## AHB2CAN_top
module AHB2CAN_top
(
	input logic HCLK, HRESETn, HWRITE, HSEL,
	input logic [31:0] HADDR, HWDATA,
	input logic [1:0] HTRANS,
	input logic [2:0] HBURST, HSIZE,
	output logic [31:0] HRDATA,
	output logic HRESP, HREADYOUT,
	input logic rx_data,
	output logic tx_data
);
reg [31:0] sensor_data;
reg [15:0] address, command_data;
reg slave_wait, renable, wenable;
reg [2:0] data_size, burst_size;
reg sensor_fifo_full, sensor_fifo_empty, sensor_read, sensor_write, command_fifo_full, command_fifo_empty, command_read, command_write;
reg [31:0] command_rdata, sensor_rdata, command_wdata, sensor_wdata;
reg read_fifo, write_fifo;
reg [31:0] CAN_rx_data, CAN_tx_data;
AHB_Slave AHBS (.HCLK(HCLK), 
		.HRESETn(HRESETn), 
		.HWRITE(HWRITE),
		.HSEL(HSEL),
		.HADDR(HADDR),
		.HWDATA(HWDATA),
		.HTRANS(HTRANS),
		.HBURST(HBURST),
		.HSIZE(HSIZE),
		.HRDATA(HRDATA),
		.HRESP(HRESP),
		.HREADYOUT(HREADYOUT),
		.sensor_data(sensor_data),
		.address(address),
		.command_data(command_data),
		.slave_wait(slave_wait),
		.renable(renable),
		.wenable(wenable),
		.data_size(data_size),
		.burst_size(burst_size)
);
Control_Unit CU(.clk(HCLK),
		.n_rst(HRESETn),
		.command_data(command_data),
		.address(address),
		.renable(renable),
		.wenable(wenable),
		.data_size(data_size),
		.burst_size(burst_size),
		.sensor_data(sensor_data),
		.slave_wait(slave_wait),
		.sensor_fifo_full(sensor_fifo_full),
  ...
==> flow/config.mk <==
export PLATFORM = sky130hd
export DESIGN_NAME = AHB2CAN_top
export DESIGN_NICKNAME = AHB2CAN_top
export VERILOG_FILES = /design/flow/design.v
export SDC_FILE = /design/flow/constraint.sdc
export NUM_CORES = 4
export LEC_CHECK = 0
export CAP_MARGIN = 20
export CORE_MARGIN = 2
export CORE_UTILIZATION = 72
export CTS_CLUSTER_DIAMETER = 372
export PLACE_DENSITY = 0.66
export SETUP_SLACK_MARGIN = 0.72
export SLEW_MARGIN = 20
export TNS_END_PERCENT = 5
==> flow/constraint.sdc <==
create_clock -name core_clock -period 4.95 [get_ports {HCLK}]
set_input_delay 0.9900 -clock core_clock [delete_from_list [all_inputs] [get_ports {HCLK}]]
set_output_delay 0.9900 -clock core_clock [all_outputs]
set_load 0.01 [all_outputs]
run.sh (not shown) runs the stock make flow with config.mk's settings and CLKGATE_MAP_FILE=.
Next try:
CORE_UTILIZATION = 61   (was 72)
CTS_CLUSTER_DIAMETER = unset   (was 372)
PLACE_DENSITY = unset   (was 0.66)
SETUP_SLACK_MARGIN = unset   (was 0.72)
TNS_END_PERCENT = unset   (was 5)
clock period = 4.94 ns   (was 4.95 ns; I/O delays follow)
What happened: Final cell count went up by 2.4%; flip-flop count stays the same; setup slack gets worse by 0.032 ns; via count went down by 2.6%.
Next try:
CELL_PAD_IN_SITES_DETAIL_PLACEMENT = 0   (was unset)
CELL_PAD_IN_SITES_GLOBAL_PLACEMENT = 0   (was unset)
CORE_UTILIZATION = 72   (was 61)
CTS_CLUSTER_DIAMETER = 98   (was unset)
CTS_CLUSTER_SIZE = 14   (was unset)
MAX_ROUTING_LAYER = met4   (was unset)
PLACE_DENSITY_LB_ADDON = 0.28   (was unset)
SETUP_SLACK_MARGIN = 0.62   (was unset)
After rerunning: The new run produced a clean layout; total power shrinks by 12%; register-to-register slack gains 0.18 ns; wire length grows by 1.5%; flip-flop count is unchanged.
Next try:
CELL_PAD_IN_SITES_DETAIL_PLACEMENT = unset   (was 0)
CELL_PAD_IN_SITES_GLOBAL_PLACEMENT = unset   (was 0)
CTS_CLUSTER_DIAMETER = 100   (was 98)
MAX_ROUTING_LAYER = unset   (was met4)
PLACE_DENSITY_LB_ADDON = 0.29   (was 0.28)
SETUP_SLACK_MARGIN = 0.69   (was 0.62)
After rerunning: Now the flow finished but fails on setup timing. Synthesized area is unchanged. Die size is unchanged. Worst setup slack gets worse by 0.17 ns. Power hardly moves. Final area goes up by 0.78%. Routed wire length goes up by 1.9%. Sequential power hardly moves. Core utilization goes up by 0.63 points. Hold slack gets better by 0.057 ns. Final cell count goes up by 0.44%. Non-clock buffer count goes up by 18.

Setup of the baseline:
AHB2CAN_top again, from the RTL that the note above started with.
clock: 10.0 ns
lec_check: 0
cap_margin: 20
cell_pad_in_sites_global_placement: 0
core_margin: 9
core_utilization: 48
max_routing_layer: met4
slew_margin: 25
The baseline: full flow OK, the timing, DRC and antenna checks passed
Input-level comparison between the candidate and the baseline:
# the baseline
export LEC_CHECK = 0
export CAP_MARGIN = 20
export CELL_PAD_IN_SITES_GLOBAL_PLACEMENT = 0
export CORE_MARGIN = 9
export CORE_UTILIZATION = 48
export MAX_ROUTING_LAYER = met4
export SLEW_MARGIN = 25
create_clock -name core_clock -period 10.0 [get_ports {HCLK}]
# the candidate
export LEC_CHECK = 0
export ABC_AREA = 0
export CAP_MARGIN = 20
export CELL_PAD_IN_SITES_GLOBAL_PLACEMENT = 1
export CORE_MARGIN = 9
export CORE_UTILIZATION = 31
export CTS_CLUSTER_DIAMETER = 257
export CTS_CLUSTER_SIZE = 27
export HOLD_SLACK_MARGIN = 0.28
export MAX_ROUTING_LAYER = met5
export SLEW_MARGIN = 25
create_clock -name core_clock -period 10.0 [get_ports {HCLK}]
Results
- Proportion of power drawn by the clock network (the candidate over the baseline): decrease, 16 points
- Design area for the candidate is lower than for the baseline.
- The candidate -> the baseline: total nets after synthesis delta 0, exact match
- Looking at CTS clock-pin slew for the worst setup and hold paths across the candidate and the baseline, the one that comes out higher is the candidate.
- The post-layout net count number comes out higher for the baseline vs the candidate.
- On pre-CTS worst setup slack, the baseline beats the candidate.
- The candidate reached the end of the flow, and the finished layout is clean on the timing, DRC and antenna checks.
- On the candidate: clock-buffer cell count is 56% lower than what the baseline gave.

## JK
Starting RTL as in the previous note.
clock: 10.0 ns
lec_check: 0
cap_margin: 20
core_margin: 2
core_utilization: 40
slew_margin: 20
### JK -> MS
# JK
export LEC_CHECK = 0
export CAP_MARGIN = 20
export CORE_MARGIN = 2
export CORE_UTILIZATION = 40
export SLEW_MARGIN = 20
create_clock -name core_clock -period 10.0 [get_ports {HCLK}]
# MS
export LEC_CHECK = 0
export CAP_MARGIN = 20
export CORE_MARGIN = 2
export CORE_UTILIZATION = 40
export SLEW_MARGIN = 20
create_clock -name core_clock -period 8.89 [get_ports {HCLK}]
Findings:
MS vs. JK: relative contribution of the clock network to total power saw an increase, routed wire length on met2 saw a decrease, arrival time of the worst setup path saw a decrease.
Inputs modified between MS and AL:
# MS
export LEC_CHECK = 0
export CAP_MARGIN = 20
export CORE_MARGIN = 2
export CORE_UTILIZATION = 40
export SLEW_MARGIN = 20
create_clock -name core_clock -period 8.89 [get_ports {HCLK}]
# AL
export LEC_CHECK = 0
export CAP_MARGIN = 20
export CORE_MARGIN = 2
export CORE_UTILIZATION = 61
export SLEW_MARGIN = 20
create_clock -name core_clock -period 4.95 [get_ports {HCLK}]
### Flow results
When AL is set beside MS, its detailed-routed wire length on met2 turns out to be 1000 um larger. AL vs MS — number of rows in the core area dropped about 20%. Compared to MS, AL has number of gates resized after cts 8 higher. The higher number of filler cells placed in the layout came out of MS. Going from MS to AL, clock input transition at the sequential cells of the worst setup and hold paths level; cell area reported after detailed placement moved down.
#### Input delta (TR over AL)
# AL
export LEC_CHECK = 0
export CAP_MARGIN = 20
export CORE_MARGIN = 2
export CORE_UTILIZATION = 61
export SLEW_MARGIN = 20
create_clock -name core_clock -period 4.95 [get_ports {HCLK}]
# TR
export LEC_CHECK = 0
export CAP_MARGIN = 20
export CORE_MARGIN = 2
export CORE_UTILIZATION = 66
export CTS_CLUSTER_SIZE = 39
export SLEW_MARGIN = 20
create_clock -name core_clock -period 6.53 [get_ports {HCLK}]
## What came out
In the reports for AL and TR, the larger placed cell count belongs to AL. ~same fraction of power consumed by sequential logic in AL and TR. Compared with AL, in TR clock edge transition at the registers on the reported setup and hold paths held steady, sum of internal, switching and leakage power down 24%, clock-buffer cell count now smaller. Portion of total power attributed to the clock network: TR vs AL, no meaningful difference.

Setup of exp/harbor:
AHB2CAN_top again, from the RTL that the note above started with.
clock: 4.94 ns
lec_check: 0
cap_margin: 5
cell_pad_in_sites_detail_placement: 0
cell_pad_in_sites_global_placement: 0
core_margin: 2
core_utilization: 72
cts_cluster_diameter: 98
cts_cluster_size: 14
hold_slack_margin: -0.09
max_routing_layer: met4
place_density_lb_addon: 0.28
setup_slack_margin: 0.62
slew_margin: 20
Per the final summary, exp/harbor finished and its layout is clean on timing, DRC and antenna.
The following lists how exp/sierra was set up differently from exp/harbor:
Settings: CELL_PAD_IN_SITES_DETAIL_PLACEMENT: 0 -> unset; MAX_ROUTING_LAYER: met4 -> unset; HOLD_SLACK_MARGIN: -0.09 -> unset; CTS_CLUSTER_SIZE: 14 -> unset; CELL_PAD_IN_SITES_GLOBAL_PLACEMENT: 0 -> unset; CAP_MARGIN: 5 -> 20; PLACE_DENSITY_LB_ADDON: 0.28 -> unset; SETUP_SLACK_MARGIN: 0.62 -> unset; CTS_CLUSTER_DIAMETER: 98 -> unset; the clock period (ns, I/O delays scaled along): 4.94 -> 8.89.
==> results <==
Compared with exp/harbor, via count in exp/sierra decreased by a few percent. exp/sierra vs exp/harbor, wire length the detailed router placed on met1 went up by 0.75%. Diff exp/harbor..exp/sierra | proportion of cell area occupied by registers | negligible. [compare] base=exp/harbor new=exp/sierra: relative slew slack went down by 1.6 points, count of clock-buffer cells in the layout went down by 6.4%. Re total power per unit cell area: exp/harbor was higher than exp/sierra. exp/harbor → exp/sierra: clock insertion delay at the later pin of the skew report dropped 40 ps, sequential power fell about 44%, power went down 39%. exp/sierra improves on exp/harbor in peak ir drop on the vdd network.
The inputs of exp/willow differ from those of exp/sierra as listed below.
Settings: a change of CORE_UTILIZATION from 72 to 66; a change of the clock period (ns, I/O delays scaled along) from 8.89 to 3.19.
Notes after the runs:
Although exp/willow finished all stages, its layout failed final checks on setup timing. Changes observed in exp/willow relative to exp/sierra: mean number of vias per cell shows a reduction of 0.086, power shows an increase of about 180%, clock skew shows a reduction of 4.0 ps, largest stage delay on the critical path shows a reduction of 290 ps, number of clock buffers in the layout shows an increase of 2.
Power is estimated from default activity; no workload was simulated.
